// bridge_top
module bridge_top(hclk,hresetn,hwrite,haddr,hwdata,hreadyin,htrans,prdata,pwrite,penable,psel,paddr,pwdata,hrdata,hr_readyout,hresp);
clock: 3.05 ns
lec_check: 0
cap_margin: 20
core_margin: 2
core_utilization: 40
slew_margin: 20
run.sh (not shown) runs the stock make flow with config.mk's settings and CLKGATE_MAP_FILE=.
Then changed:
Settings changed: CAP_MARGIN 20 to 10, CORE_ASPECT_RATIO from default to 0.58, CORE_UTILIZATION 40 to 29, CTS_CLUSTER_SIZE from default to 13, GPL_ROUTABILITY_DRIVEN from default to 0, PLACE_DENSITY from default to 0.88, SLEW_MARGIN 20 to 40, TNS_END_PERCENT from default to 35.
Clock period 3.05 ns to 4.0 ns, I/O delays scaled along.
Result: The new run ran to the end with no violations; area after synthesis stays the same; die size rose by 37%; routed wire length rose by 0.39%; power drops by about 24%; flip-flop count stays the same; critical path depth goes up by 2.
Then changed:
Settings changed: ABC_AREA from default to 1, CAP_MARGIN 10 to 20, CORE_ASPECT_RATIO 0.58 to default, CORE_UTILIZATION 29 to 72, CTS_CLUSTER_SIZE 13 to default, GPL_ROUTABILITY_DRIVEN 0 to default, PLACE_DENSITY 0.88 to 0.38, SLEW_MARGIN 40 to 20, TNS_END_PERCENT 35 to 10.
Clock period 4.0 ns to 3.6 ns, I/O delays scaled along.
What happened:
- The changed run completed without violations
- wire length goes up by a few percent
- synthesized cell count grows by well over a third
- non-clock buffer count shrinks by 5
- clock skew hardly moves
- utilization climbs by 49 points
- design area increases by a few percent

========
bridge_top again, from the RTL that the note above started with.
Settings: LEC_CHECK=0, CAP_MARGIN=20, CORE_MARGIN=2, CORE_UTILIZATION=72, CTS_CLUSTER_DIAMETER=105, SLEW_MARGIN=20; clock period 1.98 ns.
The starting point reached the layout checks and failed them: negative setup slack.
Change:
Settings changed: CORE_UTILIZATION 72 to 70, CTS_CLUSTER_DIAMETER 105 to not set, CTS_CLUSTER_SIZE set to 37.
Clock period 1.98 ns to 1.7 ns, I/O delays scaled along.
- The changed run finished with negative setup slack left
- core utilization rose by 1.9 points
- final area rose by a few percent
- wire length rose by about a fifth
- die area rose by a few percent
- critical path depth fell by 3
- sequential cell count stays the same
- power rose by about a fifth

========
== P ==
Starting RTL as in the previous note.
==> flow/design.v (excerpt) <==
module bridge_top(hclk,hresetn,hwrite,haddr,hwdata,hreadyin,htrans,prdata,pwrite,penable,psel,paddr,pwdata,hrdata,hr_readyout,hresp);
input hclk,hresetn,hwrite,hreadyin;
input [1:0]htrans;
input [31:0]haddr,hwdata,prdata;
output pwrite,penable,hr_readyout;
output [1:0]hresp;
output [2:0]psel;
output [31:0]paddr,pwdata,hrdata;
wire [31:0] hwdata1,hwdata2,hwdata3,hwdata4,haddr1,haddr2,haddr3,haddr4,prdata;
wire [2:0]tempselx;
wire valid,hwritereg,hwritereg1;
ahb_slave ahb_sl(hclk,hresetn,hwrite,hreadyin,htrans,haddr,hwdata,valid,haddr1,haddr2,haddr3,haddr4,hwdata1,hwdata2,hwdata3,hwdata4,hwritereg,hwritereg1,tempselx);
apb_controller apb_c(hclk,hresetn,hwrite,hwritereg,hwritereg1,haddr1,haddr2,haddr3,haddr4,haddr,hwdata,hwdata1,hwdata2,hwdata3,hwdata4,tempselx,valid,prdata,pwrite,penable,psel,paddr,pwdata,hr_readyout,hresp,hrdata);
endmodule
make LEC_CHECK=0 CAP_MARGIN=15 CORE_MARGIN=2 CORE_UTILIZATION=72 SETUP_SLACK_MARGIN=0.24 SLEW_MARGIN=20 finish   # period 3.16 ns
## Diff of input files: Q against P
Settings: an added CTS_CLUSTER_SIZE of 100; a change of CORE_UTILIZATION from 72 to 64; a change of CAP_MARGIN from 15 to 20; an added ABC_AREA of 1; a deleted SETUP_SLACK_MARGIN that had been 0.24; a change of the clock period (ns, I/O delays scaled along) from 3.16 to 3.03.
[summary]
Comparing Q and P, the lower sum of internal, switching and leakage power was measured on P. Clock-buffer cell count: Q vs P up 7. Diff Q and P: clock group share of total power higher in Q.
For R, these inputs were changed with respect to Q:
Settings: changing CAP_MARGIN from 20 to 15; removing CTS_CLUSTER_SIZE (formerly 100); setting MAX_ROUTING_LAYER to met4 for the first time; changing CORE_UTILIZATION from 64 to 67; setting CTS_CLUSTER_DIAMETER to 238 for the first time; removing ABC_AREA (formerly 1); setting GPL_ROUTABILITY_DRIVEN to 1 for the first time; changing the clock period (ns, I/O delays scaled along) from 3.03 to 1.89.
Notes after the runs:
Compared with Q, R shows power that has gone up by more than half.
Going from Q to R, wire length of the first global-routing pass shrinks by 3.0%.
Q -> R: switching share of power flat
The clock skew in R was lower than what Q gave.
Looking at fraction of area in multi-input gates across R and Q, the one that comes out higher is R.
Between R and Q, it is R whose combinational share of power is higher, by 0.6 points.
The termination of the worst setup path comes out apb_c.paddr[16] in one run and apb_c.paddr[0] in the other, namely in Q and R respectively.
On maximum fanout count along the critical path: between R and Q, it ends up lower for R.
Ran to the end and failed final checks on negative setup slack: R.
The flip-flop count of Q and that of R are within noise of each other.
No activity file was given, so power comes from the tool's default toggle rates.
